==> inputs of violet <==
// WaveGenerator
module WaveGenerator #(N = 32, M = 16)(
  input clk,
  input rst,
  input chirp_reverse,             
  input [7:0] chirp_delay,         
  input [N-1:0] chirp_min_ctrl,    
  input [N-1:0] chirp_max_ctrl,    
  input [N-1:0] chirp_inc_rate,    
  input [N-1:0] chirp_div_rate,    
  output reg [M-1:0] waveform     
);
make LEC_CHECK=0 CAP_MARGIN=20 CORE_MARGIN=2 CORE_UTILIZATION=49 SLEW_MARGIN=20 finish   # period 5.34 ns
run.sh (not shown) runs the stock make flow with config.mk's settings and CLKGATE_MAP_FILE=.
==> harbor: changes against violet <==
--- a/flow/config.mk
+++ b/flow/config.mk
@@ -7,5 +7,12 @@
 export LEC_CHECK = 0
+export ABC_AREA = 1
 export CAP_MARGIN = 20
+export CORE_ASPECT_RATIO = 0.5
 export CORE_MARGIN = 2
-export CORE_UTILIZATION = 49
+export CORE_UTILIZATION = 72
+export CTS_CLUSTER_DIAMETER = 400
+export CTS_CLUSTER_SIZE = 94
+export PLACE_DENSITY = 0.38
+export SETUP_SLACK_MARGIN = 1.04
 export SLEW_MARGIN = 20
+export TNS_END_PERCENT = 15
==> flow/constraint.sdc (replaced) <==
create_clock -name core_clock -period 3.54 [get_ports {clk}]
set_input_delay 0.7080 -clock core_clock [delete_from_list [all_inputs] [get_ports {clk}]]
set_output_delay 0.7080 -clock core_clock [all_outputs]
set_load 0.01 [all_outputs]
==> garnet: changes against violet <==
--- a/flow/config.mk
+++ b/flow/config.mk
@@ -9,3 +9,6 @@
 export CORE_MARGIN = 2
-export CORE_UTILIZATION = 49
+export CORE_UTILIZATION = 66
+export CTS_CLUSTER_DIAMETER = 360
+export CTS_CLUSTER_SIZE = 32
+export SETUP_SLACK_MARGIN = -0.37
 export SLEW_MARGIN = 20
==> flow/constraint.sdc (replaced) <==
create_clock -name core_clock -period 5.37 [get_ports {clk}]
set_input_delay 1.0740 -clock core_clock [delete_from_list [all_inputs] [get_ports {clk}]]
set_output_delay 1.0740 -clock core_clock [all_outputs]
set_load 0.01 [all_outputs]
==> results <==
quantity                                                                                  violet                  garnet                  harbor
Run status                                                      no timing/DRC/antenna violations  no timing/DRC/antenna violations  stopped before the end
Failing step                                                                                   -                       -    clock tree synthesis
Type of the tightest min-delay check                                      flip-flop to flip-flop  flip-flop to flip-flop                       -
Setup repair after global routing missed its margin                                           no                      no                       -
Post-route total power                                                                   5.26 mW                 5.25 mW                       -
Setup crit end                                                               Chirp0.nco_ctrl[26]     Chirp0.nco_ctrl[29]                       -
Minimum setup slack among reg-to-reg paths                                               0.70 ns                 0.70 ns                       -
Maximum clock path buffer count                                                                2                       2                       -
Via count of the first global-routing pass                                                11,800                  12,900                       -
Combinational power                                                                      2.54 mW                 2.54 mW                       -
HPWL after DPL                                                                           28.3 mm                 27.5 mm                 36.0 mm
Power consumed by sequential cells                                                       1.45 mW                 1.44 mW                       -
Setup Buffers After CTS                                                                        0                       0                       -
Number of violations reported at the end of detailed-routing iteration 0                   1,084                     927                       -
Sequential cells                                                                             154                     154                       -
Power dissipated in the clock network                                                    1.27 mW                 1.26 mW                       -

* * *

==> zinc <==
WaveGenerator again, from the RTL that the note above started with.
## WaveGenerator
module WaveGenerator #(N = 32, M = 16)(
  input clk,
  input rst,
  input chirp_reverse,             
  input [7:0] chirp_delay,         
  input [N-1:0] chirp_min_ctrl,    
  input [N-1:0] chirp_max_ctrl,    
  input [N-1:0] chirp_inc_rate,    
  input [N-1:0] chirp_div_rate,    
  output reg [M-1:0] waveform     
);
clock: 5.09 ns
lec_check: 0
cap_margin: 20
cell_pad_in_sites_global_placement: 0
core_margin: 5
core_utilization: 45
cts_cluster_diameter: 217
cts_cluster_size: 76
gpl_routability_driven: 0
max_routing_layer: met4
min_routing_layer: met2
place_density: 0.79
setup_slack_margin: 1.36
slew_margin: 35
tns_end_percent: 90
==> inputs of quartz, as changes to zinc <==
Settings changed: ABC_AREA set to 1, CELL_PAD_IN_SITES_GLOBAL_PLACEMENT 0 to unset, CORE_MARGIN 5 to 2, CORE_UTILIZATION 45 to 40, CTS_CLUSTER_DIAMETER 217 to 101, CTS_CLUSTER_SIZE 76 to unset, GPL_ROUTABILITY_DRIVEN 0 to unset, MAX_ROUTING_LAYER met4 to unset, MIN_ROUTING_LAYER met2 to unset, PLACE_DENSITY 0.79 to unset, SETUP_SLACK_MARGIN 1.36 to unset, SLEW_MARGIN 35 to 25, TNS_END_PERCENT 90 to unset.
==> flow/constraint.sdc (replaced) <==
create_clock -name core_clock -period 6.0 [get_ports {clk}]
set_input_delay 1.2000 -clock core_clock [delete_from_list [all_inputs] [get_ports {clk}]]
set_output_delay 1.2000 -clock core_clock [all_outputs]
set_load 0.01 [all_outputs]
==> inputs of nickel, as changes to zinc <==
Settings changed: ABC_AREA set to 1, CELL_PAD_IN_SITES_GLOBAL_PLACEMENT 0 to unset, CORE_ASPECT_RATIO set to 0.5, CORE_MARGIN 5 to 2, CORE_UTILIZATION 45 to 29, CTS_CLUSTER_DIAMETER 217 to 378, CTS_CLUSTER_SIZE 76 to 47, GPL_ROUTABILITY_DRIVEN 0 to unset, MAX_ROUTING_LAYER met4 to unset, MIN_ROUTING_LAYER met2 to unset, PLACE_DENSITY 0.79 to unset, SETUP_SLACK_MARGIN 1.36 to -0.57, SLEW_MARGIN 35 to 5, TNS_END_PERCENT 90 to unset.
==> flow/constraint.sdc (replaced) <==
create_clock -name core_clock -period 6.0 [get_ports {clk}]
set_input_delay 1.2000 -clock core_clock [delete_from_list [all_inputs] [get_ports {clk}]]
set_output_delay 1.2000 -clock core_clock [all_outputs]
set_load 0.01 [all_outputs]
==> results.py <==
# Metrics from the implementation run
metrics = {
    "outcome": {
        "status": "did not finish",
        "failing_step": "global routing (5_1_grt)",
        "tool.error": "[ERROR GRT-0232] Routing congestion too high. Check the congestion heatmap in the GUI.",
    },
    "synth": {
        "ys_seq_share_pct": 22.9,
        "ys_sh_simple_pct": 19.3,
        "ys_types": 86,
    },
    "grt": {
        "grtUsageTotal_pct": 49.5,
    },
}
-- figures above: zinc

==> results.py <==
# Flow results
metrics = {
    "outcome": {
        "status": "no timing/DRC/antenna violations",
    },
    "synth": {
        "ys_seq_share_pct": 22.1,
        "ys_sh_simple_pct": 33.0,
    },
    "grt": {
        "grtUsageTotal_pct": 23.9,
    },
}
-- figures above: quartz

==> results.py <==
# Flow results
metrics = {
    "outcome": {
        "status": "no timing/DRC/antenna violations",
    },
    "synth": {
        "ys_seq_share_pct": 22.1,
        "ys_sh_simple_pct": 33.0,
    },
    "grt": {
        "grtUsageTotal_pct": 17.5,
    },
}
-- figures above: nickel


* * *

==> run a: inputs <==
Starting RTL as in the previous note.
Settings: LEC_CHECK=0, CAP_MARGIN=20, CORE_MARGIN=2, CORE_UTILIZATION=70, CTS_CLUSTER_DIAMETER=360, CTS_CLUSTER_SIZE=32, HOLD_SLACK_MARGIN=-0.08, PLACE_DENSITY=0.64, SETUP_SLACK_MARGIN=-0.37, SLEW_MARGIN=20; clock period 5.37 ns.
==> run b: changes against run a <==
--- a/flow/config.mk
+++ b/flow/config.mk
@@ -9,8 +9,5 @@
 export CORE_MARGIN = 2
 export CORE_UTILIZATION = 70
-export CTS_CLUSTER_DIAMETER = 360
-export CTS_CLUSTER_SIZE = 32
-export HOLD_SLACK_MARGIN = -0.08
-export PLACE_DENSITY = 0.64
-export SETUP_SLACK_MARGIN = -0.37
+export CTS_CLUSTER_SIZE = 62
+export SETUP_SLACK_MARGIN = 1.29
 export SLEW_MARGIN = 20
==> flow/constraint.sdc (replaced) <==
create_clock -name core_clock -period 4.43 [get_ports {clk}]
set_input_delay 0.8860 -clock core_clock [delete_from_list [all_inputs] [get_ports {clk}]]
set_output_delay 0.8860 -clock core_clock [all_outputs]
set_load 0.01 [all_outputs]
==> run c: changes against run a <==
==> flow/config.mk (replaced) <==
export PLATFORM = sky130hd
export DESIGN_NAME = WaveGenerator
export DESIGN_NICKNAME = WaveGenerator
export VERILOG_FILES = /design/flow/design.v
export SDC_FILE = /design/flow/constraint.sdc
export NUM_CORES = 4
export LEC_CHECK = 0
export ABC_AREA = 1
export CAP_MARGIN = 20
export CORE_ASPECT_RATIO = 0.5
export CORE_MARGIN = 2
export CORE_UTILIZATION = 54
export CTS_CLUSTER_DIAMETER = 378
export CTS_CLUSTER_SIZE = 90
export SETUP_SLACK_MARGIN = -0.57
export SLEW_MARGIN = 5
==> flow/constraint.sdc (replaced) <==
create_clock -name core_clock -period 6.0 [get_ports {clk}]
set_input_delay 1.2000 -clock core_clock [delete_from_list [all_inputs] [get_ports {clk}]]
set_output_delay 1.2000 -clock core_clock [all_outputs]
set_load 0.01 [all_outputs]
==> summary of the runs <==
- Run b stopped in clock tree synthesis. Run c ran to the end with no violations. Run a completed without violations.
- Sequential cell count is the same in run a and run c.
- Area after synthesis is the same in run a and run b.
- Against run c, the non-clock buffer count of run a is higher by 38.
- Against run c, the register-to-register slack of run a is lower by 1.4 ns.
- Between run a and run c, the lower clock power is in run c (gap about 10%, measured against run c).
- Between run a and run c, the lower first-iteration DRC count is in run a (gap 21%, measured against run c).
- Of run c and run a, run a has the higher core utilization (gap 20 points).
==> figures <==
Status: run a no timing/DRC/antenna violations; run c no timing/DRC/antenna violations; run b aborted with a tool error
Stage where the flow stopped: run a -; run c -; run b clock tree synthesis
Worst setup EP type: run a flip-flop; run c flip-flop; run b -
Path category of the worst min-delay check: run a flip-flop to flip-flop; run c flip-flop to flip-flop; run b -
Final tally of setup violations: run a 0; run c 0; run b -
Vias after detailed routing: run a 13,700; run c 14,600; run b -
Fraction of area in multi-input gates: run a 60.7%; run c 58.5%; run b -
FF-to-FF path depth: run a 16; run c 22; run b -
Slowest cell on the critical path: run a sky130_fd_sc_hd__or4_1; run c sky130_fd_sc_hd__clkdlybuf4s50_1; run b -
Largest net degree at the start of global routing: run a 42; run c 133; run b -
Number of fillers in the final layout: run a 1,154; run c 2,496; run b -
Mux cell area share after synthesis: run a 5.40%; run c 0%; run b 5.40%
Most repeated cell in the gate-level netlist after synthesis: run a sky130_fd_sc_hd__nor2_1; run c sky130_fd_sc_hd__nand2_1; run b sky130_fd_sc_hd__nor2_1
Global Route met3 Usage: run a 6.34%; run c 5.72%; run b -
Reg-to-reg critical path endpoint: run a waveform[9]$_DFF_P_; run c waveform[12]$_DFF_P_; run b -
Buffer count excluding the clock tree in the final layout: run a 202; run c 164; run b -

* * *

==> run E <==
==> flow/design.v <==
module NCO #(N = 32)(
  input clk,                  
  input rst,                  
  input [N-1:0] ctrl,         
  output reg [15:0] sin_out   
);
reg [N-1:0] phase;
always @(posedge clk) begin
  if (rst)
    phase <= {N{1'b0}};
  else
    phase <= phase + ctrl;
end
reg [5:0] sin_lut_sel;
reg [15:0] sin_lut_val;
always @(*) begin
  sin_lut_sel <= phase[N-2] ? ~(phase[N-3:N-8]-1'b1) : phase[N-3:N-8];
  if (phase[N-2] & ~|phase[N-3:N-8]) begin
    sin_out <= phase[N-1] ? 16'b10000000_00000001 : 16'b01111111_11111111;
  end else begin
    sin_out <= phase[N-1] ? (~sin_lut_val+1'b1) : sin_lut_val;    
  end
  case(sin_lut_sel)
    6'h00 : sin_lut_val <= 16'h0000;
    6'h01 : sin_lut_val <= 16'h0324;
    6'h02 : sin_lut_val <= 16'h0648;
    6'h03 : sin_lut_val <= 16'h096A;
    6'h04 : sin_lut_val <= 16'h0C8C;
    6'h05 : sin_lut_val <= 16'h0FAB;
    6'h06 : sin_lut_val <= 16'h12C8;
    6'h07 : sin_lut_val <= 16'h15E2;
    6'h08 : sin_lut_val <= 16'h18F9;
    6'h09 : sin_lut_val <= 16'h1C0B;
    6'h0A : sin_lut_val <= 16'h1F1A;
    6'h0B : sin_lut_val <= 16'h2223;
    6'h0C : sin_lut_val <= 16'h2528;
    6'h0D : sin_lut_val <= 16'h2826;
    6'h0E : sin_lut_val <= 16'h2B1F;
    6'h0F : sin_lut_val <= 16'h2E11;
    6'h10 : sin_lut_val <= 16'h30FB;
    6'h11 : sin_lut_val <= 16'h33DF;
    6'h12 : sin_lut_val <= 16'h36BA;
    6'h13 : sin_lut_val <= 16'h398C;
    6'h14 : sin_lut_val <= 16'h3C56;
    6'h15 : sin_lut_val <= 16'h3F17;
    6'h16 : sin_lut_val <= 16'h41CE;
    6'h17 : sin_lut_val <= 16'h447A;
    6'h18 : sin_lut_val <= 16'h471C;
    6'h19 : sin_lut_val <= 16'h49B4;
    6'h1A : sin_lut_val <= 16'h4C3F;
    6'h1B : sin_lut_val <= 16'h4EBF;
    6'h1C : sin_lut_val <= 16'h5133;
    6'h1D : sin_lut_val <= 16'h539B;
    6'h1E : sin_lut_val <= 16'h55F5;
    6'h1F : sin_lut_val <= 16'h5842;
    6'h20 : sin_lut_val <= 16'h5A82;
    6'h21 : sin_lut_val <= 16'h5CB3;
    6'h22 : sin_lut_val <= 16'h5ED7;
    6'h23 : sin_lut_val <= 16'h60EB;
    6'h24 : sin_lut_val <= 16'h62F1;
    6'h25 : sin_lut_val <= 16'h64E8;
    6'h26 : sin_lut_val <= 16'h66CF;
    6'h27 : sin_lut_val <= 16'h68A6;
    6'h28 : sin_lut_val <= 16'h6A6D;
    6'h29 : sin_lut_val <= 16'h6C23;
    6'h2A : sin_lut_val <= 16'h6DC9;
    6'h2B : sin_lut_val <= 16'h6F5E;
    6'h2C : sin_lut_val <= 16'h70E2;
    6'h2D : sin_lut_val <= 16'h7254;
    6'h2E : sin_lut_val <= 16'h73B5;
    6'h2F : sin_lut_val <= 16'h7504;
    6'h30 : sin_lut_val <= 16'h7641;
    6'h31 : sin_lut_val <= 16'h776B;
    6'h32 : sin_lut_val <= 16'h7884;
    6'h33 : sin_lut_val <= 16'h7989;
    6'h34 : sin_lut_val <= 16'h7A7C;
    6'h35 : sin_lut_val <= 16'h7B5C;
    6'h36 : sin_lut_val <= 16'h7C29;
    6'h37 : sin_lut_val <= 16'h7CE3;
    6'h38 : sin_lut_val <= 16'h7D89;
    6'h39 : sin_lut_val <= 16'h7E1D;
    6'h3A : sin_lut_val <= 16'h7E9C;
    6'h3B : sin_lut_val <= 16'h7F09;
    6'h3C : sin_lut_val <= 16'h7F61;
    6'h3D : sin_lut_val <= 16'h7FA6;
    6'h3E : sin_lut_val <= 16'h7FD8;
    6'h3F : sin_lut_val <= 16'h7FF5;
  endcase
end
endmodule
module Chirp #(N = 32)(
  input clk,
  input rst,
  input [7:0] delay,           
  input reverse,               
  input [N-1:0] min_ctrl,      
  input [N-1:0] max_ctrl,      
  input [N-1:0] inc_rate,      
  input [N-1:0] div_rate,      
  output reg nco_reset,        
  output reg [N-1:0] nco_ctrl  
);
wire [N-1:0] stt_ctrl;
wire [N-1:0] end_ctrl;
wire end_flag;
assign stt_ctrl = reverse ? max_ctrl : min_ctrl;
assign end_ctrl = reverse ? min_ctrl : max_ctrl;
assign end_flag = reverse ? (nco_ctrl <= end_ctrl) : (nco_ctrl >= end_ctrl);
reg [N-1:0] rate_count;
reg [7:0] delay_count;
always @(posedge clk) begin
  if (rst) begin
    rate_count <= {N{1'b0}};
    delay_count <= 4'b0;
    nco_reset <= 1'b1;
    nco_ctrl <= {N{1'b0}};
  end else begin
    if (end_flag) begin
      nco_ctrl <= stt_ctrl;
      rate_count <= rate_count + 1'b1;
    end else if (rate_count >= div_rate) begin
      nco_ctrl <= reverse ? nco_ctrl - inc_rate : nco_ctrl + inc_rate;
      rate_count <= {N{1'b0}};
    end else
      rate_count <= rate_count + 1'b1;
    if (end_flag) begin
      if (delay_count >= delay)
        delay_count <= 8'b0;
      else
        delay_count <= delay_count + 1'b1;
    end
    nco_reset <= |delay_count;
  end
end
endmodule
module WaveGenerator #(N = 32, M = 16)(
  input clk,
  input rst,
  input chirp_reverse,             
  input [7:0] chirp_delay,         
  input [N-1:0] chirp_min_ctrl,    
  input [N-1:0] chirp_max_ctrl,    
  input [N-1:0] chirp_inc_rate,    
  input [N-1:0] chirp_div_rate,    
  output reg [M-1:0] waveform     
);
reg nco_reset;
reg [N-1:0] nco_ctrl;
wire chirp_nco_reset;
wire [N-1:0] chirp_nco_ctrl;
wire [15:0] sin_out;
always @(posedge clk) begin
  nco_ctrl <= chirp_nco_ctrl;
  nco_reset <= chirp_nco_reset;
  waveform <= sin_out;
end
NCO #(.N(N)) NCO0 (
  .clk     ( clk       ),  
  .rst     ( nco_reset ),  
  .ctrl    ( nco_ctrl  ),  
  .sin_out ( sin_out   )  
);
Chirp #(.N(N)) Chirp0 (
  .clk       ( clk             ),  
  .rst       ( rst             ),  
  .delay     ( chirp_delay     ),  
  .reverse   ( chirp_reverse   ),  
  .min_ctrl  ( chirp_min_ctrl  ),  
  .max_ctrl  ( chirp_max_ctrl  ),  
  .inc_rate  ( chirp_inc_rate  ),  
  .div_rate  ( chirp_div_rate  ),  
  .nco_reset ( chirp_nco_reset ),  
  .nco_ctrl  ( chirp_nco_ctrl  )   
);
endmodule
==> flow/run.sh <==
#!/bin/bash
# the make line also repeats each setting of config.mk as NAME=value (left out here)
make -C /OpenROAD-flow-scripts/flow DESIGN_CONFIG=/design/flow/config.mk WORK_HOME=/design/flow/orfs CLKGATE_MAP_FILE= finish
==> flow/config.mk <==
export PLATFORM = sky130hd
export DESIGN_NAME = WaveGenerator
export DESIGN_NICKNAME = WaveGenerator
export VERILOG_FILES = /design/flow/design.v
export SDC_FILE = /design/flow/constraint.sdc
export NUM_CORES = 4
export LEC_CHECK = 0
export CAP_MARGIN = 5
export CELL_PAD_IN_SITES_GLOBAL_PLACEMENT = 0
export CORE_MARGIN = 2
export CORE_UTILIZATION = 70
export CTS_CLUSTER_DIAMETER = 361
export CTS_CLUSTER_SIZE = 32
export GPL_ROUTABILITY_DRIVEN = 1
export HOLD_SLACK_MARGIN = -0.08
export PLACE_DENSITY = 0.65
export SETUP_SLACK_MARGIN = -0.36
export SLEW_MARGIN = 35
==> flow/constraint.sdc <==
create_clock -name core_clock -period 4.01 [get_ports {clk}]
set_input_delay 0.8020 -clock core_clock [delete_from_list [all_inputs] [get_ports {clk}]]
set_output_delay 0.8020 -clock core_clock [all_outputs]
set_load 0.01 [all_outputs]
==> run F (differences from run E) <==
CAP_MARGIN = 20   (was 5)
CELL_PAD_IN_SITES_GLOBAL_PLACEMENT = not set   (was 0)
CTS_CLUSTER_DIAMETER = 360   (was 361)
GPL_ROUTABILITY_DRIVEN = not set   (was 1)
HOLD_SLACK_MARGIN = not set   (was -0.08)
PLACE_DENSITY = 0.66   (was 0.65)
SETUP_SLACK_MARGIN = -0.37   (was -0.36)
SLEW_MARGIN = 20   (was 35)
TNS_END_PERCENT = 5   (was not set)
==> flow/constraint.sdc (replaced) <==
create_clock -name core_clock -period 5.37 [get_ports {clk}]
set_input_delay 1.0740 -clock core_clock [delete_from_list [all_inputs] [get_ports {clk}]]
set_output_delay 1.0740 -clock core_clock [all_outputs]
set_load 0.01 [all_outputs]
==> run G (differences from run E) <==
ABC_AREA = 1   (was not set)
CAP_MARGIN = 20   (was 5)
CELL_PAD_IN_SITES_GLOBAL_PLACEMENT = not set   (was 0)
CORE_ASPECT_RATIO = 0.5   (was not set)
CORE_UTILIZATION = 18   (was 70)
CTS_CLUSTER_DIAMETER = 378   (was 361)
CTS_CLUSTER_SIZE = 98   (was 32)
GPL_ROUTABILITY_DRIVEN = not set   (was 1)
HOLD_SLACK_MARGIN = not set   (was -0.08)
PLACE_DENSITY = not set   (was 0.65)
SETUP_SLACK_MARGIN = -0.57   (was -0.36)
SLEW_MARGIN = 5   (was 35)
==> flow/constraint.sdc (replaced) <==
create_clock -name core_clock -period 6.0 [get_ports {clk}]
set_input_delay 1.2000 -clock core_clock [delete_from_list [all_inputs] [get_ports {clk}]]
set_output_delay 1.2000 -clock core_clock [all_outputs]
set_load 0.01 [all_outputs]
==> run K (differences from run E) <==
CAP_MARGIN = 20   (was 5)
CELL_PAD_IN_SITES_GLOBAL_PLACEMENT = not set   (was 0)
CORE_UTILIZATION = 67   (was 70)
CTS_CLUSTER_DIAMETER = not set   (was 361)
CTS_CLUSTER_SIZE = 62   (was 32)
GPL_ROUTABILITY_DRIVEN = not set   (was 1)
HOLD_SLACK_MARGIN = -0.09   (was -0.08)
PLACE_DENSITY = not set   (was 0.65)
SETUP_SLACK_MARGIN = not set   (was -0.36)
SLEW_MARGIN = 20   (was 35)
==> flow/constraint.sdc (replaced) <==
create_clock -name core_clock -period 4.32 [get_ports {clk}]
set_input_delay 0.8640 -clock core_clock [delete_from_list [all_inputs] [get_ports {clk}]]
set_output_delay 0.8640 -clock core_clock [all_outputs]
set_load 0.01 [all_outputs]
==> out/results.env <==
YOSYS_AREA_UM2=13500
PLACEMENT.SETUP.WORST_SLACK_NS=-1.14
NETLIST_TOP_CELLS_AREA='sky130_fd_sc_hd__dfxtp_1 23%, sky130_fd_sc_hd__ha_1 14%, sky130_fd_sc_hd__mux2i_1 5.0%'
GRT_OVERFLOW=325
LAST-STAGE-REACHED='5_1_grt'
GRT_USE_MET1_PCT=84.0
OUTCOME='aborted with a tool error'
SYN-CELL-AREA_UM2=13500
GRTUSAGETOTAL_PCT=87.3
DIE_AREA_UM2=20300
NUMBER_OF_STANDARD_CELL_ROWS_IN_THE_FLOORPLAN=50
FIRST_REPORTED_ERROR='[ERROR GRT-0232] Routing congestion too high. Check the congestion heatmap in the GUI.'
SYNTHCELLS=1686
NET_COUNT_OF_THE_MAPPED_NETLIST=1982
COMPOUND_AREA_SHARE_PCT=24.4
ADDER_SHARE_PCT=14.7
(the above is from run E)
==> out/results.env <==
TOOL_WARNINGS=41
SYNTHCELLS=1686
DIE_AREA_UM2=20300
GRT_OVERFLOW=0
DETAILROUTE.WIRELENGTH.MET2_UM=18200
YOSYS_AREA_UM2=13500
GRT_USE_MET1_PCT=42.7
DR.MAX_LAYER_USED='met4'
WORSTMARGINPINSLEW_NS=0.953
GRTUSAGETOTAL_PCT=36.4
SYN-CELL-AREA_UM2=13500
MAX_SLEW_MARGIN_PCT=36.5
POWER_SEQUENTIAL_uW=1440
OUTCOME='finished clean'
PLACEMENT.SETUP.WORST_SLACK_NS=-0.0555
ADDER_SHARE_PCT=14.7
DRV_CAP=0
(the above is from run F)
==> out/results.env <==
DIE_AREA_UM2=21200
FINALSETUPVIOLCOUNT=52
OUTCOME='failed layout checks'
FAILED_LAYOUT_CHECKS='negative setup slack'
NET_COUNT_OF_THE_MAPPED_NETLIST=1982
NUMBER_OF_STANDARD_CELL_ROWS_IN_THE_FLOORPLAN=51
COMPOUND_AREA_SHARE_PCT=24.4
GRT_USE_MET1_PCT=49.7
LAYOUT_SETUP_WS_NS=-0.626
(the above is from run K)
==> out/results.env <==
YOSYS_AREA_UM2=14000
COMPOUND_AREA_SHARE_PCT=16.0
NET_COUNT_OF_THE_MAPPED_NETLIST=2529
OUTCOME='finished clean'
SYNTHCELLS=2233
GRT_USE_MET1_PCT=12.7
ADDER_SHARE_PCT=14.2
SYN-CELL-AREA_UM2=14000
GRT_OVERFLOW=0
NUMBER_OF_STANDARD_CELL_ROWS_IN_THE_FLOORPLAN=72
(the above is from run G)
Power and IR drop assume default switching activity.
